File: flow/config.mk
export PLATFORM = sky130hd
export DESIGN_NAME = cpu
export DESIGN_NICKNAME = cpu
export VERILOG_FILES = /design/flow/design.v
export SDC_FILE = /design/flow/constraint.sdc
export NUM_CORES = 4
export LEC_CHECK = 0
export CAP_MARGIN = 40
export CELL_PAD_IN_SITES_DETAIL_PLACEMENT = 2
export CORE_ASPECT_RATIO = 1.62
export CORE_MARGIN = 2
export CORE_UTILIZATION = 58
export CTS_CLUSTER_DIAMETER = 153
export CTS_CLUSTER_SIZE = 23
export GPL_TIMING_DRIVEN = 1
export MIN_ROUTING_LAYER = met1
export PLACE_DENSITY = 0.65
export SLEW_MARGIN = 20
File: flow/constraint.sdc
create_clock -name core_clock -period 203.0 [get_ports {clk}]
set_input_delay 40.6000 -clock core_clock [delete_from_list [all_inputs] [get_ports {clk}]]
set_output_delay 40.6000 -clock core_clock [all_outputs]
set_load 0.01 [all_outputs]
File: flow/design.v
`timescale 1ns / 1ps
module register(clk,rst,en,d,q);
	parameter WIDTH = 16;
	input clk;
	input rst;
	input en;
	input [WIDTH-1:0] d;
	output reg [WIDTH-1:0] q;
always @(posedge clk) begin
	if(rst)
		q <= 0;
	else if(en)
		q <= d;
end
endmodule
`timescale 1ns / 1ps
module SignExtend(
	input [8:0] imm,
	output [15:0] sgnimm
    );
assign sgnimm = {{7{imm[8]}},imm};
endmodule
`timescale 1ns / 1ps
module multiplier(
	input [15:0] X,Y,
	output [31:0] SignedResult
   );
	wire [31:0] MR;
	wire [15:0] MX,MY;
	assign MX = X[15]?-X:X;
	assign MY = Y[15]?-Y:Y;
	assign MR = MX*MY;
	assign SignedResult = (X[15]^Y[15])?-MR:MR;
endmodule
`timescale 1ns / 1ps
module divider(
	input [31:0] X,
	input [15:0] Y,
	output [31:0] Q,
	output [15:0] R
	);
	wire [31:0] UQ;
	wire [15:0] UR;
	wire [31:0] MX;
	wire [15:0] MY;
	assign MX = X[31]?-X:X;
	assign MY = Y[15]?-Y:Y;
	assign UQ = (MY == 0) ? 32'hFFFFFFFF : MX/MY;
	assign Q = (X[31]^Y[15])?-UQ:UQ;
	assign UR = (MY == 0) ? MX[15:0] : MX%MY;
	assign R = X[31]?-UR:UR;
endmodule
`timescale 1ns / 1ps
module pow(
	input clk,rst,
	input start,
	output reg ready,
	input [15:0] base,expo,
	output [31:0] result,
	output reg Cflag,Oflag
    );
reg is_idle,is_idle_nxt;
reg [47:0] tmp_res,tmp_res_nxt,tmp_tmp;
reg [15:0] base_reg,base_nxt,expo_reg,expo_nxt;
assign result = tmp_res[31:0];
reg Oflag_nxt;
always @(posedge clk) begin
	if(rst) begin
		is_idle <= 1;
		tmp_res <= 0;
		base_reg <= 0;
		expo_reg <= 0;
		Oflag <= 0;
	end else begin
		is_idle <= is_idle_nxt;
		tmp_res <= tmp_res_nxt;
		base_reg <= base_nxt;
		expo_reg <= expo_nxt;
		Oflag <= Oflag_nxt;
	end
end
always @(*) begin
	is_idle_nxt = is_idle;
	base_nxt = base_reg;
	expo_nxt = expo_reg;
	Oflag_nxt = Oflag;
	tmp_res_nxt = tmp_res;
	Cflag = 0;
	ready = 0;
	tmp_tmp = 0;
	if(is_idle) begin
		ready = 0;
		if(start) begin
			is_idle_nxt = 0;
			base_nxt = base;
			expo_nxt = expo;
			tmp_res_nxt = 1;
			Oflag_nxt = 0;
		end
	end else begin  
		if(expo_reg == 0 || expo_reg[15]) begin
			if((expo_reg == 0 && base_reg == 0) || expo_reg[15])
				Cflag = 1; 
			ready=1;
			is_idle_nxt = 1;
		end else begin
			expo_nxt = expo_reg - 1;
			tmp_tmp = (tmp_res[47]?-tmp_res:tmp_res) * {32'b0,(base_reg[15]?-base_reg:base_reg)};
			tmp_res_nxt = (tmp_res[47] ^ base_reg[15])?-tmp_tmp:tmp_tmp;
			if((tmp_res_nxt&48'hFFFF80000000) != 0 && (tmp_res_nxt&48'hFFFF80000000) != 48'hFFFF80000000)
				Oflag_nxt = 1;
		end
	end
end
endmodule
`timescale 1ns / 1ps
module sqrt(
	input clk,rst,
	input start,
	output reg ready,
	input [31:0] initial_nr,
	output [15:0] result,
	output reg Cflag,Oflag
    );
reg [1:0] state_reg,state_nxt;
reg [63:0] operand,operand_nxt;
reg [15:0] res_tmp,res_tmp_nxt;
reg [7:0] cnt,cnt_nxt;
assign result = res_tmp;
always @(posedge clk) begin
	if(rst) begin
		state_reg <= 0;
		operand <= 0;
		res_tmp <= 0;
		cnt <= 0;
	end else begin
		state_reg <= state_nxt;
		operand <= operand_nxt;
		res_tmp <= res_tmp_nxt;
		cnt <= cnt_nxt;
	end
end
always @(*) begin
	state_nxt = state_reg;
	operand_nxt = operand;
	res_tmp_nxt = res_tmp;
	cnt_nxt = cnt;
	ready = 0;
	Cflag = 0;
	Oflag = 0;
	case(state_reg)
		0: begin
			if(start) begin
				state_nxt = 1;
				operand_nxt = {32'b0,initial_nr};
				res_tmp_nxt = 0;
				cnt_nxt = 16;
			end
		end
		1: begin
			operand_nxt = operand<<2;
			if(cnt == 0 || (cnt == 16 && operand[31])) begin
				if(operand[31])
					Cflag = 1;
				state_nxt = 0;
				Oflag = res_tmp[15];
				ready = 1;
			end else
				state_nxt = 2;
		end
		2: begin
			cnt_nxt = cnt - 1;
			if(operand[63:32] >= {14'b0,res_tmp,2'b01}) begin
				operand_nxt[63:32] = operand[63:32] - {14'b0,res_tmp,2'b01};
				res_tmp_nxt = {res_tmp[14:0],1'b1};
			end else begin
				res_tmp_nxt = {res_tmp[14:0],1'b0};
			end
			state_nxt = 1;
		end
	endcase
end
endmodule
`timescale 1ns / 1ps
module ALU(
	input clk,
	input rst,
	input [15:0] srcA,
	input [15:0] srcB,
	input [15:0] extra_X,
	output [15:0] res,
	output reg [15:0] extra_res,
	input [4:0] opsel,
	output reg ready,
	input Cflag,Oflag,
	output reg [3:0] flag_next
    );
reg [16:0] res_ext;
reg [16:0] shift_aid;
reg [15:0] shift_amount;
wire [16:0] sign_srcA;
assign res = res_ext[15:0];
wire [31:0] mul_result;
wire [31:0] div_result;
wire [15:0] mod_result;
assign sign_srcA = {16{srcA[15]}};
multiplier mul(srcA,srcB,mul_result);
divider    div({extra_X,srcA},srcB,div_result,mod_result);
wire pow_ready,pow_C,pow_O;
wire [31:0] pow_result;
pow p(.clk(clk), .rst(rst), 
	.start(opsel == 14),
	.ready(pow_ready),
	.base(srcA),.expo(srcB),
	.result(pow_result),
	.Cflag(pow_C),
	.Oflag(pow_O));
wire sqrt_ready,sqrt_C,sqrt_O;
wire [15:0] sqrt_result;
sqrt sq(.clk(clk), .rst(rst), 
	.start(opsel == 13),
	.ready(sqrt_ready),
	.initial_nr({extra_X,srcA}),
	.result(sqrt_result),
	.Cflag(sqrt_C),
	.Oflag(sqrt_O));
always @(*) begin
	extra_res = 0;
	res_ext = 0;
	ready = 1;
	flag_next[1] = Cflag;
	flag_next[0] = Oflag;
	flag_next[3] = 0;
	flag_next[2] = 0;
	shift_aid = 0;
	shift_amount = srcB;
	if(opsel[3] == 1)
		shift_amount = srcB & 16'h000f;
	case(opsel)
		0: res_ext = {1'b0,srcB};
		1: begin
			res_ext = srcA + srcB;
			flag_next[1] = res_ext[16];
			flag_next[0] = (srcA[15]&srcB[15]&(~res_ext[15]))|((~srcA[15])&(~srcB[15])&res_ext[15]);
			flag_next[3] = (res_ext == 0);
			flag_next[2] = res_ext[15];
		end
		2: begin
			res_ext = srcA - srcB;
			flag_next[1] = res_ext[16];
			flag_next[0] = (srcA[15]&(~srcB[15])&(~res_ext[15]))|((~srcA[15])&srcB[15]&res_ext[15]);
			flag_next[3] = (res_ext == 0);
			flag_next[2] = res_ext[15];
		end
		3: begin
			res_ext = srcA + 1;
			flag_next[1] = res_ext[16];
			flag_next[0] = (~srcA[15])&res_ext[15];
			flag_next[3] = (res_ext == 0);
			flag_next[2] = res_ext[15];
		end
		4: begin
			res_ext = srcA - 1;
			flag_next[1] = res_ext[16];
			flag_next[0] = srcA[15]&(~res_ext[15]);
			flag_next[3] = (res_ext == 0);
			flag_next[2] = res_ext[15];
		end
		8: begin
			res_ext = {1'b0, srcA & srcB};
			flag_next[3] = (res_ext == 0);
			flag_next[2] = res_ext[15];
		end
		9: begin
			res_ext = {1'b0, srcA | srcB};
			flag_next[3] = (res_ext == 0);
			flag_next[2] = res_ext[15];
		end
		10: begin
			res_ext = {1'b0, srcA ^ srcB};
			flag_next[3] = (res_ext == 0);
			flag_next[2] = res_ext[15];
		end
		11: begin
			res_ext = {1'b0, ~srcA};
			flag_next[3] = (res_ext == 0);
			flag_next[2] = res_ext[15];
		end
		12: begin
			res_ext = {1'b0,-srcA};
			flag_next[3] = (res_ext == 0);
			flag_next[2] = res_ext[15];
		end
		5: begin
			res_ext = {1'b0,mul_result[15:0]};
			extra_res = mul_result[31:16];
			flag_next[3] = (mul_result == 0);
			flag_next[2] = mul_result[31];
			flag_next[0] = (mul_result[31:15] == 0) || (mul_result[31:15] == 17'h1ffff);
			flag_next[1] = (mul_result[31:15] == 0) || (mul_result[31:15] == 17'h1ffff);
		end
		6: begin
			res_ext = {1'b0,div_result[15:0]};
			extra_res = div_result[31:16];
			flag_next[3] = (div_result == 0);
			flag_next[2] = div_result[31];
			flag_next[0] = ({extra_X,srcA} == 32'h80000000) && (srcB  == 16'hffff);
			flag_next[1] = (srcB == 0);
		end
		7: begin
			res_ext = {1'b0,mod_result};
			flag_next[3] = (mod_result == 0);
			flag_next[2] = mod_result[15];
			flag_next[0] = ({extra_X,srcA} == 32'h80000000) && (srcB  == 16'hffff);
			flag_next[1] = (srcB == 0);
		end
		14: begin
			ready = pow_ready;
			res_ext = {1'b0,pow_result[15:0]};
			extra_res = pow_result[31:16];
			flag_next[3] = (pow_result == 0);
			flag_next[2] = pow_result[31];
			flag_next[0] = pow_O;
			flag_next[1] = pow_C;
		end
		13: begin
			ready = sqrt_ready;
			res_ext = {1'b0,sqrt_result};
			flag_next[3] = (sqrt_result == 0);
			flag_next[2] = sqrt_result[15];
			flag_next[0] = sqrt_O;
			flag_next[1] = sqrt_C;
		end
		16, 24: begin
			shift_aid = ({srcA,1'b0}>>shift_amount);
			res_ext = shift_aid[16:1];
			flag_next[3] = (res_ext == 0);
			flag_next[2] = res_ext[15];
			flag_next[0] = (res_ext[15] != srcA[15]);
			flag_next[1] = shift_aid[0];
		end
		17, 25: begin
			shift_aid = ({1'b0,srcA}<<shift_amount);
			res_ext = shift_aid[15:0];
			flag_next[3] = (res_ext == 0);
			flag_next[2] = res_ext[15];
			flag_next[0] = (res_ext[15] != srcA[15]);
			flag_next[1] = shift_aid[16];
		end
		18, 26: begin
			shift_aid = ({srcA,1'b0}>>shift_amount) | (sign_srcA<<(16-shift_amount));
			res_ext = shift_aid[16:1];
			flag_next[3] = (res_ext == 0);
			flag_next[2] = res_ext[15];
			flag_next[0] = (res_ext[15] != srcA[15]);
			flag_next[1] = shift_aid[0];
		end
		19, 27: begin
			shift_aid = ({1'b0,srcA}<<shift_amount) | (sign_srcA>>(16-shift_amount));
			res_ext = shift_aid[15:0];
			flag_next[3] = (res_ext == 0);
			flag_next[2] = res_ext[15];
			flag_next[0] = (res_ext[15] != srcA[15]);
			flag_next[1] = shift_aid[16];
		end
		20, 28: begin
			res_ext = {1'b0,(srcA>>shift_amount)|(srcA<<(16-shift_amount))};
			flag_next[3] = (res_ext == 0);
			flag_next[2] = res_ext[15];
			flag_next[0] = (res_ext[15] != srcA[15]);
			flag_next[1] = res_ext[15];
		end
		21, 29: begin
			res_ext = {1'b0,(srcA<<shift_amount)|(srcA>>(16-shift_amount))};
			flag_next[3] = (res_ext == 0);
			flag_next[2] = res_ext[15];
			flag_next[0] = (res_ext[15] != srcA[15]);
			flag_next[1] = res_ext[0];
		end
		22, 30: begin
			res_ext = ({Cflag,srcA}>>shift_amount) | ({Cflag,srcA}<<(17-shift_amount));
			flag_next[1] = res_ext[16];
			flag_next[3] = (res_ext[15:0] == 0);
			flag_next[2] = res_ext[15];
			flag_next[0] = (res_ext[15] != srcA[15]);
		end
		23, 31: begin
			res_ext = ({Cflag,srcA}<<shift_amount) | ({Cflag,srcA}>>(17-shift_amount));
			flag_next[1] = res_ext[16];
			flag_next[3] = (res_ext[15:0] == 0);
			flag_next[2] = res_ext[15];
			flag_next[0] = (res_ext[15] != srcA[15]);
		end
	endcase
end
endmodule
`timescale 1ns / 1ps
module controlUnit(
	input [15:0] instr,
	output reg branch,
	output reg ret,
	output reg loadPC,
	output reg push,
	output reg op_stack,
	output reg [4:0] opsel,
	output reg [1:0] sel_srcA,
	output reg [1:0] sel_srcB,
	input ready,
	output reg [1:0] data_addr_sel,
	output reg wr_to_data_mem,
	output reg [1:0] mem_data_wr_sel,
	output reg reg_from_mem,
	output reg extra_write_X,
	output reg wr_X,
	output reg wr_Y,
	output reg wr_ACC,
	output reg save_flags,
	input [3:0] flags
);
always @(*) begin
	branch = 0;
	ret = 0;
	loadPC = ready;
	push = 0;
	op_stack = 0;
	opsel = 0;
	sel_srcA = 0;
	sel_srcB = 0;
	data_addr_sel = 0;
	wr_to_data_mem = 0;
	mem_data_wr_sel = 0;
	reg_from_mem = 0;
	extra_write_X = 0;
	wr_X = 0;
	wr_Y = 0;
	wr_ACC = 0;
	save_flags = 0;
	case(instr[15:10])
		0: begin   end
		1: begin
			if(instr[9]) begin  
				push = 1;
				op_stack = 1;
				data_addr_sel = 3;
				mem_data_wr_sel = instr[8:7];
				wr_to_data_mem = ready;
			end else begin  
				push = 0;
				op_stack = 1;
				data_addr_sel = 2;
				reg_from_mem = 1;
				if(instr[8:7] == 0)
					wr_X = ready;
				else if(instr[8:7] == 1)
					wr_Y = ready;
				else
					wr_ACC = ready;
			end
		end
		2: begin
			data_addr_sel = 1;
			reg_from_mem = 1;
			if(instr[9] == 0)
				wr_X = ready;
			else
				wr_Y = ready;
		end
		3: begin
			data_addr_sel = 1;
			if(instr[9] == 0)
				mem_data_wr_sel = 0;
			else
				mem_data_wr_sel = 1;
			wr_to_data_mem = ready;
		end
		4: begin
			data_addr_sel = 0;
			opsel = 1;
			sel_srcB = 3;
			reg_from_mem = 1;
			if(instr[9] == 0) begin
				wr_X = ready;
				sel_srcA = 1;
			end else begin
				wr_Y = ready;
				sel_srcA = 0;
			end
		end
		5: begin
			data_addr_sel = 0;
			opsel = 1;
			sel_srcB = 3;
			if(instr[9] == 0) begin
				mem_data_wr_sel = 0;
				sel_srcA = 1;
			end else begin
				mem_data_wr_sel = 1;
				sel_srcA = 0;
			end
			wr_to_data_mem = ready;
		end
		6: begin
			opsel = 0;
			sel_srcB = 3;
			reg_from_mem = 0;
			if(instr[9] == 0)
				wr_X = ready;
			else
				wr_Y = ready;
		end
		7: begin
			opsel = 0;
			reg_from_mem = 0;
			sel_srcB = instr[7:6];
			if(instr[9:8] == 2'b00) begin
				wr_X = ready;
			end else if (instr[9:8] == 2'b01) begin
				wr_Y = ready;
			end else begin
				wr_ACC = ready;
			end
		end
		8: begin
			opsel = 13;
			sel_srcA = 2;
			reg_from_mem = 0; wr_ACC = ready; save_flags = ready;
		end
		9: begin
			opsel = 14;
			sel_srcA = 2;
			sel_srcB = instr[9:8];
			wr_X = 1;
			extra_write_X = 1;
			reg_from_mem = 0; wr_ACC = ready; save_flags = ready;
		end
		16: branch = 1;
		17: branch = flags[3];
		18: branch = ~flags[3];
		19: branch = (flags[2] != flags[0]);
		20: branch = ((flags[3]==0) && (flags[0] == flags[2]));
		21: branch = ((flags[3]==1) || (flags[0] != flags[2]));
		22: branch = (flags[2] == flags[0]);
		23: branch = flags[1];
		24: branch = flags[0];
		30: begin
			push = 1;
			op_stack = 1;
			data_addr_sel = 3;
			mem_data_wr_sel = 3;
			wr_to_data_mem = ready;
			branch = 1;
		end
		31: begin
			push = 0;
			op_stack = 1;
			data_addr_sel = 2;
			ret = 1;
		end
		32: begin
			opsel = 1;
			if(instr[9] == 0)
				sel_srcA = 0;
			else
				sel_srcA = 1;
			sel_srcB = 3;
			reg_from_mem = 0; wr_ACC = ready; save_flags = ready;
		end
		33: begin
			opsel = 1;
			sel_srcA = 2;
			sel_srcB = 3;
			reg_from_mem = 0; wr_ACC = ready; save_flags = ready;
		end
		34: begin
			opsel = 1;
			sel_srcA = instr[9:8];
			sel_srcB = instr[7:6];
			reg_from_mem = 0; wr_ACC = ready; save_flags = ready;
		end
		36: begin
			opsel = 	2;
			if(instr[9] == 0)
				sel_srcA = 0;
			else
				sel_srcA = 1;
			sel_srcB = 3;
			reg_from_mem = 0; wr_ACC = ready; save_flags = ready;
		end
		37: begin
			opsel = 2;
			sel_srcA = 2;
			sel_srcB = 3;
			reg_from_mem = 0; wr_ACC = ready; save_flags = ready;
		end
		38: begin
			opsel = 2;
			sel_srcA = instr[9:8];
			sel_srcB = instr[7:6];
			reg_from_mem = 0; wr_ACC = ready; save_flags = ready;
		end
		40: begin  
			opsel = {1'b1,instr[4] | instr[1] | instr[0],instr[9:7]};
			sel_srcA = instr[6:5];
			if(instr[4]==1) begin
				sel_srcB = 3;
			end else begin
				sel_srcB = instr[3:2];
			end
			reg_from_mem = 0; wr_ACC = ready; save_flags = ready;
		end
		42: begin
			opsel = 3;
			sel_srcA = instr[9:8];
			if(instr[9:8] == 2'b00)
				wr_X = ready;
			else if(instr[9:8] == 2'b01)
				wr_Y = ready;
			else
				wr_ACC = ready;
			reg_from_mem = 0;
			save_flags = ready;
		end
		43: begin
			opsel = 4;
			sel_srcA = instr[9:8];
			if(instr[9:8] == 2'b00)
				wr_X = ready;
			else if(instr[9:8] == 2'b01)
				wr_Y = ready;
			else
				wr_ACC = ready;
			reg_from_mem = 0;
			save_flags = ready;
		end
		44: begin
			opsel = 5;
			sel_srcA = instr[9:8];
			sel_srcB = instr[7:6];
			wr_X = 1;
			extra_write_X = 1;
			reg_from_mem = 0; wr_ACC = ready; save_flags = ready;
		end
		45: begin
			opsel = 5;
			sel_srcA = 2;  sel_srcB = 3;
			wr_X = 1;
			extra_write_X = 1;
			reg_from_mem = 0; wr_ACC = ready; save_flags = ready;
		end
		46: begin
			opsel = 6;
			sel_srcA = instr[9:8];
			sel_srcB = instr[7:6];
			wr_X = 1;
			extra_write_X = 1;
			reg_from_mem = 0; wr_ACC = ready; save_flags = ready;
		end
		47: begin
			opsel = 6;
			sel_srcA = 2;  sel_srcB = 3;
			wr_X = 1;
			extra_write_X = 1;
			reg_from_mem = 0; wr_ACC = ready; save_flags = ready;
		end
		48: begin
			opsel = 7;
			sel_srcA = instr[9:8];
			sel_srcB = instr[7:6];
			reg_from_mem = 0; wr_ACC = ready; save_flags = ready;
		end
		49: begin
			opsel = 7;
			sel_srcA = 2;  sel_srcB = 3;
			reg_from_mem = 0; wr_ACC = ready; save_flags = ready;
		end
		50: begin
			opsel = 8;
			sel_srcA = instr[9:8];
			sel_srcB = instr[7:6];
			reg_from_mem = 0; wr_ACC = ready; save_flags = ready;
		end
		51: begin
			opsel = 8;
			sel_srcA = 2;  sel_srcB = 3;
			reg_from_mem = 0; wr_ACC = ready; save_flags = ready;
		end
		52: begin
			opsel = 9;
			sel_srcA = instr[9:8];
			sel_srcB = instr[7:6];
			reg_from_mem = 0; wr_ACC = ready; save_flags = ready;
		end
		53: begin
			opsel = 9;
			sel_srcA = 2;  sel_srcB = 3;
			reg_from_mem = 0; wr_ACC = ready; save_flags = ready;
		end
		54: begin
			opsel = 10;
			sel_srcA = instr[9:8];
			sel_srcB = instr[7:6];
			reg_from_mem = 0; wr_ACC = ready; save_flags = ready;
		end
		55: begin
			opsel = 10;
			sel_srcA = 2;  sel_srcB = 3;
			reg_from_mem = 0; wr_ACC = ready; save_flags = ready;
		end
		56: begin
			opsel = 11;
			sel_srcA = instr[9:8];
			reg_from_mem = 0; wr_ACC = ready; save_flags = ready;
		end
		57: begin
			opsel = 12;
			sel_srcA = instr[9:8];
			reg_from_mem = 0; wr_ACC = ready; save_flags = ready;
		end
		58: begin
			opsel = 	2;
			if(instr[9] == 0)
				sel_srcA = 0;
			else
				sel_srcA = 1;
			sel_srcB = 3;
			reg_from_mem = 0; wr_ACC = 0; save_flags = ready;
		end
		59: begin
			opsel = 2;
			sel_srcA = 2;
			sel_srcB = 3;
			reg_from_mem = 0; wr_ACC = 0; save_flags = ready;
		end
		60: begin
			opsel = 2;
			sel_srcA = instr[9:8];
			sel_srcB = instr[7:6];
			reg_from_mem = 0; wr_ACC = 0; save_flags = ready;
		end
		61: begin
			opsel = 	8;
			if(instr[9] == 0)
				sel_srcA = 0;
			else
				sel_srcA = 1;
			sel_srcB = 3;
			reg_from_mem = 0; wr_ACC = 0; save_flags = ready;
		end
		62: begin
			opsel = 8;
			sel_srcA = 2;
			sel_srcB = 3;
			reg_from_mem = 0; wr_ACC = 0; save_flags = ready;
		end
		63: begin
			opsel = 8;
			sel_srcA = instr[9:8];
			sel_srcB = instr[7:6];
			reg_from_mem = 0; wr_ACC = 0; save_flags = ready;
		end
	endcase
end
endmodule
`timescale 1ns / 1ps
module cpu(
	input clk,rst,
	output [9:0] instr_Addr,
	input [15:0] instr,
	output reg [8:0] data_Addr,
	output reg [15:0] write_data,
	input [15:0] read_data,
	output write_enable
    );
wire [15:0] sign_Imm;
wire [8:0] immediate;
assign immediate = instr[8:0];
SignExtend sgex(
	.imm(immediate),
	.sgnimm(sign_Imm)
);
wire [3:0] flag_reg,flag_next;
wire save_flags;
register #(4) FlagReg(clk,rst,save_flags,flag_next,flag_reg);
reg [15:0] srcA,srcB;
wire [15:0] res,extra_res;
reg [8:0] SP_next;
wire [8:0] SP_reg;
wire branch,ret,loadPC,reg_from_mem;
wire push,op_stack,wr_X,wr_Y,wr_ACC,extra_write_X;
wire [1:0] sel_srcA,sel_srcB,data_addr_sel,mem_data_wr_sel;
wire [4:0] opsel;
wire ready;
controlUnit cu(
	.instr(instr),
	.branch(branch),
	.ret(ret),
	.loadPC(loadPC),
	.push(push),
	.op_stack(op_stack),
	.opsel(opsel),
	.sel_srcA(sel_srcA),
	.sel_srcB(sel_srcB),
	.ready(ready),
	.data_addr_sel(data_addr_sel),
	.wr_to_data_mem(write_enable),
	.mem_data_wr_sel(mem_data_wr_sel),
	.reg_from_mem(reg_from_mem),
	.extra_write_X(extra_write_X),
	.wr_X(wr_X),
	.wr_Y(wr_Y),
	.wr_ACC(wr_ACC),
	.save_flags(save_flags),
	.flags(flag_reg)
);
wire [15:0] X_reg,Y_reg,ACC_reg;
reg [15:0] reg_next;
register X  (clk,rst,wr_X, extra_write_X?extra_res:reg_next  ,X_reg);
register Y  (clk,rst,wr_Y,reg_next,Y_reg);
register ACC(clk,rst,wr_ACC,reg_next,ACC_reg);
always @(*) begin
	if(reg_from_mem)
		reg_next = read_data;
	else
		reg_next = res;
end
wire [9:0] PC_reg,PC_reg_plus_1;
reg [9:0] PC_next;
wire [9:0] PC_branch;
assign PC_reg_plus_1 = PC_reg + 1;
register #(10) PC(clk,rst,loadPC,PC_next,PC_reg);
assign instr_Addr = PC_reg;
assign PC_branch = instr[9:0];
always @(*) begin
	PC_next = PC_reg_plus_1;
	if(ret)
		PC_next = read_data[9:0];
	else if(branch)
		PC_next = PC_branch;
end
ALU alu(
	.clk(clk),.rst(rst),
	.srcA(srcA),
	.srcB(srcB),
	.extra_X(X_reg),
	.res(res),
	.extra_res(extra_res),
	.opsel(opsel),
	.ready(ready),
	.Cflag(flag_reg[1]),
	.Oflag(flag_reg[0]),
	.flag_next(flag_next)
);
always @(*) begin
	case(sel_srcA)
		0: srcA = X_reg;
		1: srcA = Y_reg;
		2: srcA = ACC_reg;
		3: srcA = sign_Imm;
	endcase
	case(sel_srcB)
		0: srcB = X_reg;
		1: srcB = Y_reg;
		2: srcB = ACC_reg;
		3: srcB = sign_Imm;
	endcase
end
always @(*) begin
	case(mem_data_wr_sel)
		0: write_data = X_reg;
		1: write_data = Y_reg;
		2: write_data = ACC_reg;
		3: write_data = {6'b0,PC_reg_plus_1};
	endcase
	if(push)
		SP_next = SP_reg - 1;
	else
		SP_next = SP_reg + 1;
	case(data_addr_sel)
		0: data_Addr = res[8:0];
		1: data_Addr = instr[8:0];
		2: data_Addr = SP_reg;
		3: data_Addr = SP_next;
	endcase
end
register #(9) SP (clk,rst,op_stack,SP_next,SP_reg);
endmodule
File: flow/run.sh
#!/bin/bash
# the make line also repeats each setting of config.mk as NAME=value (left out here)
make -C /OpenROAD-flow-scripts/flow DESIGN_CONFIG=/design/flow/config.mk WORK_HOME=/design/flow/orfs CLKGATE_MAP_FILE= finish
==> commit_impl_results.txt, run 1 <==
Refresh implementation metrics

* Cells after synthesis: 10.4k
- Die height: 467 µm
- Top cells by instance count after synthesis: sky130_fd_sc_hd__nand2_1, sky130_fd_sc_hd__nor2_1, sky130_fd_sc_hd__inv_1
- Area of the placeable core: 132,000 µm²
* Distinct lib cells: 135
- Dividing the synthesized area by the synthesized cell count gives 7.40 µm².
- Main flop type after synthesis: sky130_fd_sc_hd__dfxtp_1
* Pre-placement core utilization: 58.2%
* Portion of netlist area occupied by mux cells: 4.12%
- The synthesized netlist occupies a cell area of 76,900 µm².
* Number of enable flip-flop cells: 0
- The tool reported: "Error: detail_place.tcl, 38 bad optional access".
- During placement, the flow inserted port buffers numbering 69.
* Total of flip-flops plus latches after synthesis: 244
- The most frequently used library cell after synthesis is sky130_fd_sc_hd__nand2_1.
- According to the Yosys statistics, the synthesized design has a chip area of 76,900 µm².
- Synthesis produced a netlist with a net count of 11.8k.
- According to the I/O placement log, the pin count is 70.
- Global placement routability congestion: 1.21
* Post-synthesis simple-gate area fraction: 22.9%
- Yosys shows that the main logic family after synthesis is adder cells.
- For this run, the register share of the synthesized area comes to 6.35%.
* Count of yosys warnings during synthesis: 9
- Synthesized-area fraction occupied by xor and xnor cells: 6.72%
- Per the OpenROAD floorplan log, the width of the die is 290 µm.
- The area fraction of the largest cell type after synthesis is 18.9%.
* Yosys stat cell total: 10.4k
- Site row count: 170
- The synthesis report lists the most area-consuming cells as sky130_fd_sc_hd__fa_1, sky130_fd_sc_hd__ha_1, sky130_fd_sc_hd__dfxtp_1.
* Adder Share, Synth: 29.8%
* Fraction of synthesis flops using an asynchronous set or reset pin: 0%
- Dominant cell type by area after synthesis: sky130_fd_sc_hd__fa_1
* Die Size: 136,000 µm²
- Halt point of the flow: detailed placement
* Compound Share, Synth: 22.4%
* Result of the run: aborted with a tool error
[metrics by stage]
step                    worst slack, ps  hold slack, ps  instances  area, µm²
after floorplan                   11540             432      10400      76900
after global placement             2910             442      12000      80500
==> run 2, diff against run 1 <==
Settings changed: ABC_AREA from default to 0, CAP_MARGIN 40 to 20, CELL_PAD_IN_SITES_DETAIL_PLACEMENT 2 to 1, CORE_ASPECT_RATIO 1.62 to default, CORE_MARGIN 2 to 9, CORE_UTILIZATION 58 to 54, CTS_CLUSTER_DIAMETER 153 to 228, CTS_CLUSTER_SIZE 23 to default, GPL_ROUTABILITY_DRIVEN from default to 1, GPL_TIMING_DRIVEN 1 to 0, HOLD_SLACK_MARGIN from default to 0.17, MAX_ROUTING_LAYER from default to met4, MIN_ROUTING_LAYER met1 to met2, PLACE_DENSITY 0.65 to default, PLACE_DENSITY_LB_ADDON from default to 0.12, SLEW_MARGIN 20 to 40, TNS_END_PERCENT from default to 75.
Clock period 203.0 ns to 101.0 ns, I/O delays scaled along.
==> commit_impl_results.txt, run 2 <==
Refresh implementation metrics

- After synthesis, the most frequently instantiated cells are sky130_fd_sc_hd__nand2_1, sky130_fd_sc_hd__nor2_1, sky130_fd_sc_hd__inv_1.
* Compound Share, Synth: 22.4% (unchanged)
- The async set or reset register ratio after synthesis is 0% (unchanged).
- The height of the die is 395 µm (-15%).
* Site row count: 138 (-19%)
- The cell area after synthesis is 76,900 µm² (unchanged).
- Pre-placement core utilization: 54.4% (-3.8 points)
* Syn nets: 11.8k (unchanged)
* Portion of the post-synthesis area used by sequential elements: 6.35% (unchanged)
- The post-synthesis share of cell area spent on and, or, nand and nor gates is 22.9% (unchanged).
* Number of I/O pins: 70 (unchanged)
* Die Size: 156,000 µm² (+15%)
* Adder Share, Synth: 29.8% (unchanged)
* Global placement routability congestion: 1.48 (+23%)
- Most repeated cell in the gate-level netlist after synthesis: sky130_fd_sc_hd__nand2_1
* Total of flip-flops plus latches after synthesis: 244 (unchanged)
- The Yosys chip area is 76,900 µm² (unchanged).
* Dominant cell type by area after synthesis: sky130_fd_sc_hd__fa_1
- Yosys stat cell total: 10.4k (unchanged)
- The synthesis report names the predominant flop master as sky130_fd_sc_hd__dfxtp_1.
* Portion of netlist area occupied by mux cells: 4.12% (unchanged)
* Error that halted the flow: [ERROR DPL-0033] detailed placement checks failed during check placement.
- Distinct lib cells: 135 (unchanged)
- The placed instances occupy a cell area of 82,900 µm².
* Leading post-synthesis cells by cell area: sky130_fd_sc_hd__fa_1, sky130_fd_sc_hd__ha_1, sky130_fd_sc_hd__dfxtp_1
- Dominant combinational family: adder cells
* Post-Synthesis Mean Instance Area: 7.40 µm² (unchanged)
- The horizontal die dimension is 395 µm (+36%).
* Synthesized-area fraction occupied by xor and xnor cells: 6.72% (unchanged)
- Area of the placeable core: 141,000 µm² (+7.1%)
- Post-DP HPWL: 373 mm
- The number of I/O port buffers came to 66 (-4.3%).
- Cells after synthesis: 10.4k (unchanged)
- The area share of the largest cell type after synthesis came to 18.9% (unchanged).
- Halt point of the flow: clock tree synthesis
* Number of enable flip-flop cells: 0 (unchanged)
- Setup slack on the worst path after placement came out at -66,880 ps.
- The yosys warning tally was 9 (unchanged).
- Result of the run: aborted with a tool error
[run 2: metrics by stage]
stage               util, %  instances
detailed placement     58.6      12400
global placement       57.8      12300
floorplan                 -      10400
==> run 3, diff against run 2 <==
Settings changed: ABC_AREA 0 to default, CELL_PAD_IN_SITES_DETAIL_PLACEMENT 1 to default, CORE_MARGIN 9 to 2, CORE_UTILIZATION 54 to 58, CTS_CLUSTER_DIAMETER 228 to default, GPL_ROUTABILITY_DRIVEN 1 to default, GPL_TIMING_DRIVEN 0 to default, HOLD_SLACK_MARGIN 0.17 to default, MIN_ROUTING_LAYER met2 to default, PLACE_DENSITY_LB_ADDON 0.12 to default, SLEW_MARGIN 40 to 20, TNS_END_PERCENT 75 to 5.
Clock period 101.0 ns to 129.0 ns, I/O delays scaled along.
==> commit_impl_results.txt, run 3 <==
Refresh implementation metrics

* Result of the run: complete, but fails checks
* Layout check failures: negative setup slack
- Across the run, the number of max-cap violations was 0.
* Global placement routability congestion: 1.26 (-15%)
* Data required, critical path: 103,200 ps
- Total global-route track usage over all layers is 51.3%.
- Pre-placement core utilization: 58.5% (+4.1 points)
- The worst-case reg-to-reg setup slack stands at 31,300 ps.
* Number of vias in the routed layout: 90.8k
- For reference, the top logic cell family by area is adder cells.
- The fraction of the mapped netlist area in adder cells came to 29.8% (unchanged).
- Compound Share, Synth: 22.4% (unchanged)
- Distinct lib cells: 135 (unchanged)
- The clock drives 244 sinks.
* Start of the worst register-to-register path: Y.q[9]
- Endpoint type of the worst setup path: primary output
* Largest delay contributor family on the critical path: AND-OR/OR-AND gates
- The row count is 133 (-3.6%).
* Time the final worst path needs with I/O delays and setup: 148,280 ps
- Setup repair after global routing missed its margin: yes
* Reg2Reg Capture Point: FlagReg.q[3]
- Chip area in the Yosys report: 76,900 µm² (unchanged)
- CTS H-tree lvls: 1
- Post-Synthesis Mean Instance Area: 7.40 µm² (unchanged)
* Layout Utilization: 73.7%
- Post-synthesis simple-gate area fraction: 22.9% (unchanged)
- The half-perimeter wire length after detailed placement came to 269 mm (-28%).
- STA classifies the critical path startpoint as a primary input.
* Crit Path Class: in2out
* Die height: 368 µm (-6.9%)
- On the critical path the data arrives at 122,480 ps.
* Wire length reported by the detailed router: 349 mm
- Per the post-route antenna check, the number of violating nets is 0.
* Iteration-0 DRC count of the detailed router: 11.2k
* Top cells by instance count after synthesis: sky130_fd_sc_hd__nand2_1, sky130_fd_sc_hd__nor2_1, sky130_fd_sc_hd__inv_1
- Counting both buffers and inverters, the worst setup path holds a total of 68.
* Synthesized-area fraction occupied by xor and xnor cells: 6.72% (unchanged)
- The critical path ends at data_Addr[8].
- The yosys stat cell total was 10.4k (unchanged).
- The first TritonRoute pass finished after 12 iterations.
- Vias in the first global route: 90.4k
- Number of OpenROAD warnings: 71
- The slowest stage of the critical path belongs to the cell sky130_fd_sc_hd__or4_4.
- Checking max transition, the worst relative margin is 6.24%.
* Number of hold violations in the final report: 0
- Count of input and output buffers: 69 (+4.5%)
- Final slew viol count: 0
* Highest clock frequency the design can meet: 0.00674 GHz
- The critical path crosses 574 cells after its start point.
* Slowest stage delay, CP: 470 ps
* Dominant cell type by area after synthesis: sky130_fd_sc_hd__fa_1
- WHS: 470 ps
* Area of the placeable core: 131,000 µm² (-7.0%)
- The post-synthesis sequential element count is 244 (unchanged).
- Count of yosys warnings during synthesis: 9 (unchanged)
* Leading post-synthesis cells by cell area: sky130_fd_sc_hd__fa_1, sky130_fd_sc_hd__ha_1, sky130_fd_sc_hd__dfxtp_1
- DP Area: 93,400 µm² (+13%)
- Endpoint of the worst hold-timing path: alu.sq.operand[11]
- Share of the clock period used by the worst path after layout: 115%
- At the later pin of the worst-skew pair, clock insertion delay measures 650 ps.
- Maximum number of pins on one net before global-route repair: 89
- Final WS setup: -19,280 ps
* Worst path most repeated cell: sky130_fd_sc_hd__o21a_1
* Routed len/inst: 25.2 µm
* Finished layout cell area: 96,900 µm²
- The share of synthesized area spent on multiplexers came to 4.12% (unchanged).
* Worst Hold Depth: 2
- Main flop type after synthesis: sky130_fd_sc_hd__dfxtp_1
* Fraction of synthesis flops using an asynchronous set or reset pin: 0% (unchanged)
- STA lists the startpoint of the worst hold path as alu.sq.operand[11].
- The horizontal die dimension is 368 µm (-6.9%).
* Most repeated cell in the gate-level netlist after synthesis: sky130_fd_sc_hd__nand2_1
* Portion of the post-synthesis area used by sequential elements: 6.35% (unchanged)
* Global-route wire length before repair: 525 mm
- Initial antenna violation count: 18
- The root buffer cell chosen for the clock tree is sky130_fd_sc_hd__clkbuf_16.
* Yosys top cell area share: 18.9% (unchanged)
- The net count after synthesis is 11.8k (unchanged).
* TritonCTS Buffers: 28
- The most critical setup path has its startpoint at instr[11].
* Die Size: 135,000 µm² (-13%)
- Worst setup skew after layout: 65.3 ps
* Netlist area before placement: 76,900 µm² (unchanged)
* Classification of the worst-slack hold path: reg2reg
* Final routed DRC violation total: 0
- After global routing the overflow that remains totals 0.
- The number of I/O pins is 70 (unchanged).
- Number of enable flip-flop cells: 0 (unchanged)
- In the CTS report, the clock slew at the register clock pins of the worst setup and hold paths is listed as 60 ps.
- The filler cells instantiated in the layout total 10.1k.
- TritonCTS built the clock tree.
* Worst-path fanout max: 19
* Via count normalized by instance count: 6.57
- The number of hold buffers added after CTS was 0.
* Net count of the finished layout: 13.5k
- The instance count of the mapped netlist is 10.4k (unchanged).
- At the pin with the least slew margin, the transition time is 1400 ps.
* Cell depth of the worst flop-to-flop path: 574
* Max clock buf depth: 3
- Endpoints with negative setup slack in the final report add up to 9.
- Between the synthesized netlist and the finished layout, the area growth was recorded as 26.0%.
[run 3: final cells by class]
class,count,area [µm²],area share [%]
clock inverter,11,165,0.170
inverter,1010,3790,3.91
clock buffer,39,772,0.797
multi-input combinational,8603,68600,70.8
sequential,244,4890,5.05
tap,1755,2200,2.27
antenna,20,50.0,0.0517
timing repair buffer,2139,16500,17.0
[run 3: routing by layer]
metal	track usage (%)	vias to the layer above	routed length, µm	part of all wire (%)
met5	-	-	0	0
met4	34.7	0	31300	9.0
met3	16.1	2042	47100	14
met2	75.2	6395	146000	42
met1	59.9	43000	124000	36
li1	-	39400	-	-
[run 3: repair_timing]
| action | 4_1_cts | 5_1_grt |
|---|---|---|
| resized | 115 | 132 |
| hold endpoints to repair | 0 | 0 |
| setup endpoints to repair | 9 | 9 |
| buffers inserted | 84 | 86 |
| pin swaps | 83 | 197 |
[run 3: stage by stage]
step | setup TNS, ps | cells | worst slack [ps]
floorplan | -182070 | 10400 | -20750
global placement | -136660 | 13600 | -15540
detailed placement | -171800 | 13600 | -19480
CTS | -150680 | 13700 | -17000
global route | -211660 | 13800 | -23840
finish | -170690 | 13800 | -19280
==> run 4, diff against run 3 <==
Settings changed: CORE_ASPECT_RATIO from default to 0.96, CORE_UTILIZATION 58 to 53, CTS_CLUSTER_DIAMETER from default to 366, GPL_TIMING_DRIVEN from default to 1, MAX_ROUTING_LAYER met4 to default, SLEW_MARGIN 20 to 25, TNS_END_PERCENT 5 to default.
Clock period 129.0 ns to 289.0 ns, I/O delays scaled along.
==> commit_impl_results.txt, run 4 <==
Refresh implementation metrics

* Horizontal die dimension: 393 µm (+6.7%)
* Main flop type after synthesis: sky130_fd_sc_hd__dfxtp_1
* Overall routing resource usage: 43.8% (-7.4 points)
* Sinks on Clock Net: 244 (unchanged)
* Critical path depth in cells: 542 (-5.6%)
- Met3 demand-to-capacity share in global routing: 11.1% (-5.0 points)
* Yosys top cell area share: 18.9% (unchanged)
- The die area came to 148,000 µm² (+9.3%).
* Slowest stage delay, CP: 880 ps (+410 ps)
* Total of fill cells in the finished design: 13.7k (+36%)
- Post-DP HPWL: 258 mm (-3.9%)
* Slew HR: 15.6% (+9.4 points)
- The number of buffers created by CTS came to 28 (unchanged).
- Setup repair after global routing missed its margin: no
* Synthesized-area fraction occupied by xor and xnor cells: 6.72% (unchanged)
* Setup TNS: 0 ps (+170,690 ps)
- The number of maximum-capacitance violations was 0 (unchanged).
* Total of flip-flops plus latches after synthesis: 244 (unchanged)
- Initial antenna violation count: 26 (+8)
* Capture point of the critical path: data_Addr[8]
- Worst-path fanout max: 39 (+20)
- Portion of the post-synthesis area used by sequential elements: 6.35% (unchanged)
* Met2 global-route usage: 66.2% (-9.0 points)
* Site row count: 136 (+2.3%)
- Number of hold violations in the final report: 0 (unchanged)
- The number of vias per cell after detailed routing was 6.63 (+0.93%).
- Routed len/inst: 27.2 µm (+7.6%)
- The area of the core is 144,000 µm² (+9.2%).
- Final routed DRC violation total: 0 (unchanged)
- Die height: 377 µm (+2.5%)
- The AND-OR/OR-AND share of the synthesized area came to 22.4% (unchanged).
- The met1 track demand over resource in global routing is 57.3% (-2.6 points).
- For hold timing, the worst endpoint is alu.sq.operand[11].
- Number of OpenROAD warnings: 66 (-7.0%)
- The fraction of the mapped netlist area in adder cells was 29.8% (unchanged).
- The clock tree skew after final layout was 21.9 ps (-43.4 ps).
- Distinct lib cells: 135 (unchanged)
- Multi-input combinational cell area: 66,700 µm² (-2.7%)
* Slowest CP cell: sky130_fd_sc_hd__nor2_2
- The worst setup path is launched from a primary input.
- Footprint of the flip-flops and latches: 4890 µm² (about the same)
* Portion of netlist area occupied by mux cells: 4.12% (unchanged)
- Grt total ovfl: 0 (unchanged)
- Compared with the post-synthesis result, the final layout area differs by 6.27%.
- Number of I/O pins: 70 (unchanged)
- For the worst reg-to-reg path, the startpoint reported by OpenROAD is ACC.q[2].
- Global-route wire length before repair: 493 mm (-6.2%)
- Maximum number of pins on one net before global-route repair: 93 (+4.5%)
- The number of global-route vias before repair came to 78.3k (-13%).
* Number of enable flip-flop cells: 0 (unchanged)
- Critical path origin: instr[13]
- The Yosys chip area was 76,900 µm² (unchanged).
* Count of yosys warnings during synthesis: 9 (unchanged)
* Worst setup slack for register-to-register paths: 163,920 ps (+132,620 ps)
- Post-synthesis simple-gate area fraction: 22.9% (unchanged)
- Actual slew at the worst max-slew pin: 1270 ps (-135 ps)
- The final weighted congestion in routability-driven placement came to 1.14 (-9.5%).
* Top cells by instance count after synthesis: sky130_fd_sc_hd__nand2_1, sky130_fd_sc_hd__nor2_1, sky130_fd_sc_hd__inv_1
* Dominant combinational family: adder cells
- The number of I/O port buffers is 69 (unchanged).
* Largest delay contributor family on the critical path: AND-OR/OR-AND gates
- Worst endpoint data arrival time: 183,710 ps (+61,230 ps)
- Reg2Reg Capture Point: FlagReg.q[3]
- Fraction of synthesis flops using an asynchronous set or reset pin: 0% (unchanged)
* Detailed-router iteration count before antenna repair: 10 (-2)
- Crit Path Class: in2out
* Post-Synthesis Mean Instance Area: 7.40 µm² (unchanged)
- Yosys stat cell total: 10.4k (unchanged)
- Netlist area before placement: 76,900 µm² (unchanged)
- Worst path most repeated cell: sky130_fd_sc_hd__o21a_1
- The post-route antenna net violation count was 0 (unchanged).
- The cell type that accounts for the most area after synthesis is sky130_fd_sc_hd__fa_1.
- The final-report setup violation count was 0 (-9).
- The part of the cycle the worst path needs came to 83.6% (-31 points).
* Data required, critical path: 231,200 ps (+128,000 ps)
* Max clock buf depth: 3 (unchanged)
- The final tally of max-slew violations is 0 (unchanged).
- The worst path in the final design needs a cycle of 241,510 ps, including I/O delays and setup.
* Clock root buffer: sky130_fd_sc_hd__clkbuf_16
* Result of the run: no timing/DRC/antenna violations
* Insertion delay of the later-clocked pin in the worst-skew pair: 580 ps (-70 ps)
* Wire length reported by the detailed router: 331 mm (-5.0%)
* Cells after synthesis: 10.4k (unchanged)
* Most crowded layer after global routing: met2
- The core utilization before placement came to 53.5% (-4.9 points).
- The combined buffer and inverter count along the critical path came to 28 (-59%).
* Leading post-synthesis cells by cell area: sky130_fd_sc_hd__fa_1, sky130_fd_sc_hd__ha_1, sky130_fd_sc_hd__dfxtp_1
* Iteration-0 DRC count of the detailed router: 9,067 (-19%)
- The number of gates resized after cts was 0 (-100%).
- The number of nets in the finished design came to 11.7k (-13%).
- Highest clock frequency the design can meet: 0.00414 GHz
* Count of hold-fix buffers inserted at cts: 0 (unchanged)
- Most repeated cell in the gate-level netlist after synthesis: sky130_fd_sc_hd__nand2_1
- The H-tree level count came to 1 (unchanged).
- Worst Hold Depth: 2 (unchanged)
* Hold Path Origin: alu.sq.operand[11]
- Clock transition at the registers of the reported paths: 60 ps (about the same)
- TritonCTS clock tree: built
- The most critical min-delay path falls under reg2reg.
* Endpoint type of the worst setup path: primary output
- The net count after synthesis was 11.8k (unchanged).
- Post-CTS setup repair buffer count: 0 (-100%)
- Number of vias in the routed layout: 80.8k (-11%)
- The length in cells of the worst reg-to-reg path came to 540 (-5.9%).
==> run 4: layout make-up <==
type	instances	share of cell area [%]
Tap cell	1932	2.96
Multi-Input combinational cell	8603	81.7
Clock inverter	19	0.377
Inverter	1010	4.64
Timing Repair Buffer	345	3.40
Antenna cell	9	0.0276
Sequential cell	244	5.99
Clock buffer	33	0.930
==> run 4: stage by stage <==
| stage | hold WS (ps) | worst slack, ps | util [%] | cells | instance area (µm²) |
|---|---|---|---|---|---|
| final | 460 | 47490 | 56.9 | 12200 | 81700 |
| after global placement | 443 | 52990 | 56.0 | 12100 | 80500 |
| after CTS | 462 | 49260 | 56.8 | 12200 | 81600 |
| after global routing | 494 | 38020 | 56.9 | 12200 | 81700 |
| after floorplan | 432 | 63140 | - | 10400 | 76900 |
| after detailed placement | 449 | 49710 | 56.1 | 12100 | 80500 |
==> run 4: layer usage <==
| layer | share of wire, % | routed length [µm] |
|---|---|---|
| met5 | 0.024 | 80 |
| met3 | 12 | 39700 |
| met4 | 6.4 | 21100 |
| met1 | 39 | 130000 |
| met2 | 42 | 141000 |
==> run 5, diff against run 4 <==
Settings changed: ABC_AREA from default to 1, CAP_MARGIN 20 to 5, CORE_ASPECT_RATIO 0.96 to default, CORE_UTILIZATION 53 to 71, CTS_CLUSTER_DIAMETER 366 to default, CTS_CLUSTER_SIZE from default to 95, GPL_TIMING_DRIVEN 1 to default, PLACE_DENSITY from default to 0.37, SLEW_MARGIN 25 to 20, TNS_END_PERCENT from default to 10.
Clock period 289.0 ns to 110.0 ns, I/O delays scaled along.
==> commit_impl_results.txt, run 5 <==
Refresh implementation metrics

- Die Size: 114,000 µm² (-23%)
- Pre-CTS setup slack: -14,070 ps (-63,790 ps)
- Pre-placement core utilization: 71.6% (+18 points)
* Post-synthesis simple-gate area fraction: 29.9% (+7.0 points)
* Area of the placeable core: 111,000 µm² (-23%)
* Synthesized-area fraction occupied by xor and xnor cells: 6.75% (+0.031 points)
* Max clock buf depth: 3 (unchanged)
- Yosys shows that the main logic family after synthesis is simple AND/OR/NAND/NOR gates.
* Dominant cell type by area after synthesis: sky130_fd_sc_hd__fa_1
* Sinks on Clock Net: 244 (unchanged)
- Yosys top cell area share: 18.3% (-0.59 points)
* Horizontal die dimension: 338 µm (-14%)
- Die height: 338 µm (-10%)
- Overall routing resource usage: 95.3%
- The fraction of the mapped netlist area in adder cells is 28.9% (-0.95 points).
- The final weighted congestion in routability-driven placement was 1.38 (+21%).
- In the synthesized netlist the dominant register cell turns out to be sky130_fd_sc_hd__dfxtp_1.
- The post-synthesis sequential element count came to 244 (unchanged).
* Yosys stat cell total: 12.2k (+17%)
- The count of flip-flops with a built-in enable after synthesis is 0 (unchanged).
* Post-DP HPWL: 249 mm (-3.7%)
- Halt point of the flow: global routing
- The yosys warning tally was 9 (unchanged).
- Syn nets: 13.6k (+15%)
- Portion of the post-synthesis area used by sequential elements: 6.16% (-0.20 points)
* Site row count: 122 (-10%)
- The post-synthesis cell type count came to 99 (-27%).
- The most common cell in the synthesized netlist is sky130_fd_sc_hd__nand2_1.
* Portion of netlist area occupied by mux cells: 0.0773% (-4.0 points)
- The number of buffers created by CTS came to 24 (-14%).
- The number of I/O port buffers came to 69 (unchanged).
- The AND-OR/OR-AND share of the synthesized area was 15.3% (-7.2 points).
- Fraction of synthesis flops using an asynchronous set or reset pin: 0% (unchanged)
* Result of the run: aborted with a tool error
* Post-Synthesis Mean Instance Area: 6.51 µm² (-12%)
* Chip area in the Yosys report: 79,400 µm² (+3.2%)
- Top cells by instance count after synthesis: sky130_fd_sc_hd__nand2_1, sky130_fd_sc_hd__inv_1, sky130_fd_sc_hd__nor2_1
* Clock root buffer: sky130_fd_sc_hd__clkbuf_16
- Cells after synthesis: 12.2k (+17%)
- Leading post-synthesis cells by cell area: sky130_fd_sc_hd__fa_1, sky130_fd_sc_hd__nand2_1, sky130_fd_sc_hd__ha_1
* Number of I/O pins: 70 (unchanged)
- Grt total ovfl: 3,740
- Netlist area before placement: 79,400 µm² (+3.2%)
- The H-tree level count was 1 (unchanged).
* Error that halted the flow: [ERROR GRT-0232] Routing congestion too high. Check the congestion heatmap in the GUI.
==> run 5: routing by layer <==
layer / GRT overflow / track usage (%)
met1: 273 / 91.1
met3: 261 / 86.2
met2: 2246 / 108
met5: 30 / 72.5
met4: 930 / 99.3
==> run 5: repair_timing <==
action / 4_1_cts
endpoints found under the setup margin: 9
resized: 274
gates cloned: 13
pin swaps: 263
hold buffers: 0
setup buffers: 287
==> run 5: through the flow <==
step	instance area (µm²)	std cells
floorplan	80500	12200
detailed placement	95000	15200
global placement	95000	15200
CTS	99000	15600
==> run 6, diff against run 5 <==
Settings changed: CAP_MARGIN 5 to 20, CORE_UTILIZATION 71 to 72, CTS_CLUSTER_SIZE 95 to default, PLACE_DENSITY 0.37 to default, TNS_END_PERCENT 10 to default.
Clock period 110.0 ns to 241.0 ns, I/O delays scaled along.
==> commit_impl_results.txt, run 6 <==
Refresh implementation metrics

- The flow ran to the end, but the layout failed its checks.
- The checks that failed were max-capacitance violations, max-slew violations.
* Number of I/O pins: 70 (unchanged)
- Horizontal die dimension: 336 µm (-0.69%)
* Sinks on Clock Net: 244 (unchanged)
- Netlist area before placement: 79,400 µm² (unchanged)
- By count the netlist is led by sky130_fd_sc_hd__nand2_1, sky130_fd_sc_hd__inv_1, sky130_fd_sc_hd__nor2_1.
- The core utilization before placement was 72.7% (+1.1 points).
* Met3 demand-to-capacity share in global routing: 25.3%
* Number of cells upsized or downsized after cts: 0 (-100%)
* Share of the clock period used by the worst path after layout: 85.2%
- Among all cell types in the netlist, the one instantiated most often is sky130_fd_sc_hd__nand2_1.
- The timing report gives the biggest stage delay along the critical path as 930 ps.
- Overall routing resource usage: 54.8%
- Via count normalized by instance count: 6.60
- STA classifies the critical path startpoint as a primary input.
- Global placement routability congestion: 1.18 (-15%)
- Count of yosys warnings during synthesis: 9 (unchanged)
- Detailed-router iteration count before antenna repair: 17
- Worst path most repeated cell: sky130_fd_sc_hd__a21oi_1
- The first global-routing pass estimated 482 mm of wire.
* Wire length reported by the detailed router: 315 mm
- The post-synthesis cell type count came to 99 (unchanged).
* Number of OpenROAD warnings: 69
- Die height: 336 µm (-0.69%)
- Syn nets: 13.6k (unchanged)
- Site row count: 121 (-0.82%)
- Once layout is done, the placed cells without fillers occupy 81,900 µm².
- Fraction of synthesis flops using an asynchronous set or reset pin: 0% (unchanged)
* Main flop type after synthesis: sky130_fd_sc_hd__dfxtp_1
- Across the run, the number of max-cap violations was 1.
- In the final report, the number of pins over their slew limit comes to 1.
- The instance count of the mapped netlist came to 12.2k (unchanged).
- Initial antenna violation count: 20
- Data required, critical path: 192,800 ps
* Endpoint type of the worst setup path: primary output
* Clock root buffer: sky130_fd_sc_hd__clkbuf_16
- Worst Hold Depth: 1
- Looking at the reg2reg group, the worst path ends at FlagReg.q[3].
- CTS H-tree lvls: 1 (unchanged)
* Actual slew at the worst max-slew pin: 1490 ps
- Start of the worst register-to-register path: X.q[0]
* Routed len/inst: 23.3 µm
- Worst-path fanout max: 31
- The xor and xnor fraction of the mapped netlist area is 6.75% (unchanged).
* Total of fill cells in the finished design: 8,215
* Vias in the first global route: 88.6k
* Count of hold-fix buffers inserted at cts: 0 (unchanged)
* Met1 Resource Use GR: 60.7%
- Grouping non-sequential cells by family puts the most area in simple AND/OR/NAND/NOR gates.
- The Yosys chip area is 79,400 µm² (unchanged).
- Layout Area Growth over Synthesis: 3.23%
- Cells fill 75.1% of the core in the end.
* Post-detailed-route count of antenna-violating nets: 0
* WHS: 473 ps
* Most crowded layer after global routing: met2
- Iteration-0 DRC count of the detailed router: 13.4k
- Classification of the worst-slack hold path: reg2reg
- The area share of the largest cell type after synthesis is 18.3% (unchanged).
* Number of hold violations in the final report: 0
* Compound Share, Synth: 15.3% (unchanged)
- Time the final worst path needs with I/O delays and setup: 205,440 ps
- Setup repair after global routing left no endpoint under its margin.
- TritonCTS Buffers: 31 (+29%)
* TritonCTS clock tree: built
* Max clock buf depth: 3 (unchanged)
* Worst endpoint data arrival time: 157,240 ps
- Critical path origin: instr[11]
- The worst register-to-register path depth is 641.
- Counting buffers and inverters, the worst setup path is 638 cells deep.
- Count of input and output buffers: 69 (unchanged)
- Total of endpoints with negative setup slack in the final report: 0
* Insertion delay of the later-clocked pin in the worst-skew pair: 640 ps
- Slew HR: -1.99%
- Post-Synthesis Mean Instance Area: 6.51 µm² (unchanged)
- The post-synthesis sequential element count was 244 (unchanged).
- Worst setup skew after layout: 31.0 ps
- Endpoint of the worst hold-timing path: alu.sq.cnt[6]
- The routed layout has 89.2k vias.
* Yosys stat cell total: 12.2k (unchanged)
- Portion of netlist area occupied by mux cells: 0.0773% (unchanged)
* Highest clock frequency the design can meet: 0.00487 GHz
- Largest delay contributor family on the critical path: AND-OR/OR-AND gates
* Capture point of the critical path: data_Addr[6]
- DP Area: 80,800 µm² (-15%)
- Worst setup slack for register-to-register paths: 133,020 ps
- Grt total ovfl: 0
* Adder Share, Synth: 28.9% (unchanged)
- Number of enable flip-flop cells: 0 (unchanged)
* Net count of the finished layout: 13.4k
- Setup TNS: 0 ps
* Clock transition at the registers of the reported paths: 60 ps
- Dominant cell type by area after synthesis: sky130_fd_sc_hd__fa_1
- The half-perimeter wire length after detailed placement was 242 mm (-2.8%).
- Ranked by total cell area, the synthesized netlist is headed by sky130_fd_sc_hd__fa_1, sky130_fd_sc_hd__nand2_1, sky130_fd_sc_hd__ha_1.
* Area of the placeable core: 109,000 µm² (-1.5%)
* Die Size: 113,000 µm² (-1.4%)
* Worst path bufs/invs: 128
- The post-synthesis share of cell area spent on and, or, nand and nor gates was 29.9% (unchanged).
* Hold Path Origin: alu.sq.cnt[6]
- The critical path is of the in2out type.
* Slowest CP cell: sky130_fd_sc_hd__o211ai_1
- met2 track demand over resource after global routing is 80.5%.
* Portion of the post-synthesis area used by sequential elements: 6.16% (unchanged)
- For this run, design rule violations remaining after detail routing come to 0.
- Entering global routing, the biggest net connects 88 pins.
* Post-CTS setup repair buffer count: 0 (-100%)
==> run 6: layout make-up <==
| cell class | instances | area, µm² | area share (%) |
|---|---|---|---|
| Multi-Input combinational cell | 9394 | 64400 | 78.6 |
| Inverter | 2144 | 8100 | 9.89 |
| Sequential cell | 244 | 4890 | 5.97 |
| Tap cell | 1476 | 1850 | 2.25 |
| Timing Repair Buffer | 193 | 1640 | 2.00 |
| Clock buffer | 38 | 832 | 1.02 |
| Clock inverter | 16 | 216 | 0.264 |
| Antenna cell | 13 | 32.5 | 0.0397 |
==> run 6: per-layer routing <==
layer	routed length [µm]	share of wire, %
met1	103000	33
met2	128000	41
met3	50800	16
met4	32500	10
met5	240	0.076
==> run 6: metrics by stage <==
| step | setup slack (ps) | cells |
|---|---|---|
| final | 35560 | 13500 |
| after global routing | 23890 | 13500 |
| after CTS | 38080 | 13500 |
| after detailed placement | 38350 | 13400 |
| after global placement | 44920 | 13400 |
| after floorplan | 53560 | 12200 |
==> run 7, diff against run 6 <==
Settings changed: CORE_UTILIZATION 72 to 56.
Clock period 241.0 ns to 153.0 ns, I/O delays scaled along.
==> commit_impl_results.txt, run 7 <==
Refresh implementation metrics

- The signal arrival time at the worst endpoint was 115,050 ps (-42,190 ps).
- Number of enable flip-flop cells: 0 (unchanged)
* Final slew viol count: 0 (-1)
- The number of maximum-capacitance violations came to 0 (-1).
- Grt total ovfl: 0 (unchanged)
- The worst-case setup margin in the final layout came to 7350 ps (-28,210 ps).
- Multi-input combinational cell area: 65,100 µm² (+1.2%)
- Final routed DRC violation total: 0 (unchanged)
- The core utilization before placement came to 56.3% (-16 points).
* Portion of netlist area occupied by mux cells: 0.0773% (unchanged)
- The count of warning messages emitted by the tools was 68 (-1.4%).
- The clock input transition at the sequential cells of the worst setup and hold paths came to 60 ps (about the same).
- The async set or reset register ratio after synthesis was 0% (unchanged).
- TritonCTS clock tree: built
- The fill cell total of the finished layout is 13.4k (+64%).
* Via count normalized by instance count: 6.05 (-8.2%)
- Wire length reported by the detailed router: 326 mm (+3.5%)
- The clock insertion delay at the later pin of the skew report is 580 ps (-60 ps).
- Global-route wire length before repair: 491 mm (+1.8%)
* Dominant combinational family: simple AND/OR/NAND/NOR gates
- The instance count of the mapped netlist was 12.2k (unchanged).
- The die area was 145,000 µm² (+28%).
- The Yosys chip area is 79,400 µm² (unchanged).
- Synthesized-area fraction occupied by xor and xnor cells: 6.75% (unchanged)
- The number of I/O port buffers is 69 (unchanged).
- Looking at the cell usage after synthesis, the top flip-flop cell is sky130_fd_sc_hd__dfxtp_1.
- Slowest stage delay, CP: 800 ps (-130 ps)
- Sinks on Clock Net: 244 (unchanged)
- Netlist area before placement: 79,400 µm² (unchanged)
- In this run the clock root is driven by a sky130_fd_sc_hd__clkbuf_16.
- Slew HR: 13.8% (+16 points)
- Post-DP HPWL: 258 mm (+6.8%)
- The cell count after placement came to 14.1k (+5.0%).
- The post-route antenna net violation count is 0 (unchanged).
* Die height: 380 µm (+13%)
- Layout Area Growth over Synthesis: 8.45%
- Endpoint type of the worst setup path: primary output
- The number of buffers created by CTS came to 34 (+9.7%).
* Worst setup slack for register-to-register paths: 67,900 ps (-65,120 ps)
* Compound Share, Synth: 15.3% (unchanged)
* Global placement routability congestion: 1.09 (-7.1%)
- Capture point of the critical path: data_Addr[1]
* Maximum number of pins on one net before global-route repair: 98 (+11%)
* Worst-path fanout max: 29 (-6.5%)
- Pre-CTS setup slack: -265 ps (-38,610 ps)
- Syn nets: 13.6k (unchanged)
* Critical path depth in cells: 633 (-0.78%)
* Portion of the post-synthesis area used by sequential elements: 6.16% (unchanged)
- Worst Hold Depth: 1 (unchanged)
- Horizontal die dimension: 380 µm (+13%)
* Initial antenna violation count: 8 (-60%)
* Max clock buf depth: 3 (unchanged)
- The area of the core came to 141,000 µm² (+29%).
* Count of non-filler cells in the finished layout: 14.3k (+5.7%)
- The number of global-route vias before repair was 83.7k (-5.5%).
- The flow ran to the end and the layout has no timing, DRC or antenna violations.
* Worst path most repeated cell: sky130_fd_sc_hd__nand2_1
* Overall routing resource usage: 43.5% (-11 points)
* Critical path origin: instr[11]
* Cell depth of the worst flop-to-flop path: 634 (-1.1%)
* Hold Path Origin: alu.sq.cnt[0]
- The clock period could shrink to 145,650 ps.
- Number of vias in the routed layout: 86.5k (-3.0%)
- Total of endpoints with negative setup slack in the final report: 0 (unchanged)
* Start of the worst register-to-register path: X.q[15]
- Reg2Reg Capture Point: FlagReg.q[3]
* Site row count: 138 (+14%)
* Number of I/O pins: 70 (unchanged)
- Largest delay contributor family on the critical path: AND-OR/OR-AND gates
* Classification of the worst-slack hold path: reg2reg
- Worst setup skew after layout: 52.9 ps (+21.9 ps)
- The data required time at the worst endpoint came to 122,400 ps (-70,400 ps).
- The worst setup path is launched from a primary input.
- Routed len/inst: 22.8 µm (-2.1%)
* Yosys stat cell total: 12.2k (unchanged)
- Post-synthesis simple-gate area fraction: 29.9% (unchanged)
* WHS: 453 ps (-19.7 ps)
- Yosys top cell area share: 18.3% (unchanged)
* Detailed-router iteration count before antenna repair: 6 (-11)
- Post-Synthesis Mean Instance Area: 6.51 µm² (unchanged)
- Worst path bufs/invs: 136 (+6.3%)
- The fraction of the mapped netlist area in adder cells is 28.9% (unchanged).
* Most repeated cell in the gate-level netlist after synthesis: sky130_fd_sc_hd__nand2_1
- Footprint of the flip-flops and latches: 4890 µm² (unchanged)
* Highest clock frequency the design can meet: 0.00687 GHz
- Slowest CP cell: sky130_fd_sc_hd__o21ai_0
* Actual slew at the worst max-slew pin: 1260 ps (-231 ps)
* Count of yosys warnings during synthesis: 9 (unchanged)
- Top cells by instance count after synthesis: sky130_fd_sc_hd__nand2_1, sky130_fd_sc_hd__inv_1, sky130_fd_sc_hd__nor2_1
* Share of the clock period used by the worst path after layout: 95.2% (+10 points)
* Net count of the finished layout: 13.8k (+2.7%)
- The post-synthesis cell type count was 99 (unchanged).
* Dominant cell type by area after synthesis: sky130_fd_sc_hd__fa_1
- The initial DRC count came to 8,870 (-34%).
* CTS H-tree lvls: 2 (+1)
- The post-synthesis sequential element count is 244 (unchanged).
- The main area contributors are sky130_fd_sc_hd__fa_1, sky130_fd_sc_hd__nand2_1, sky130_fd_sc_hd__ha_1.
- The path with the worst hold slack has its endpoint at alu.sq.cnt[0].
- Crit Path Class: in2out
- Number of hold violations in the final report: 0 (unchanged)
==> run 7: through the flow <==
| step | util [%] | cell area [µm²] | setup TNS [ps] |
|---|---|---|---|
| 2_1_floorplan | - | 79400 | 0 |
| 5_1_grt | 61.0 | 86000 | -5540 |
| 3_3_place_gp | 59.0 | 83200 | 0 |
| 3_5_place_dp | 59.0 | 83200 | -265 |
| 6_report | 61.0 | 86100 | 0 |
| 4_1_cts | 59.8 | 84400 | 0 |
==> run 7: final cells by class <==
type / instances / share of cell area (%)
antenna: 9 / 0.0262
clock buffer: 43 / 1.10
clock inverter: 16 / 0.211
inverter: 2144 / 9.48
multi-input combinational: 9399 / 75.7
sequential: 244 / 5.68
tap: 1890 / 2.75
timing repair buffer: 543 / 5.05
timing repair inverter: 3 / 0.0218
==> run 7: metal layers <==
| metal | up-vias | global-route usage [%] | part of all wire, % | wire length (µm) |
|---|---|---|---|---|
| met5 | - | 0 | 0.0083 | 27 |
| met4 | 4 | 23.7 | 6.6 | 21600 |
| met3 | 1141 | 10.6 | 11 | 36600 |
| met2 | 4923 | 67.8 | 43 | 141000 |
| met1 | 41100 | 55.3 | 39 | 127000 |
| li1 | 39400 | - | - | - |
==> run 7: what timing repair did <==
| action | CTS | global route |
|---|---|---|
| pin swaps | 1 | 55 |
| gates resized | 2 | 253 |
| endpoints found under the setup margin | 6 | 9 |
| buffers inserted | 1 | 92 |
| cloned | 0 | 10 |
| hold buffers | 0 | 0 |
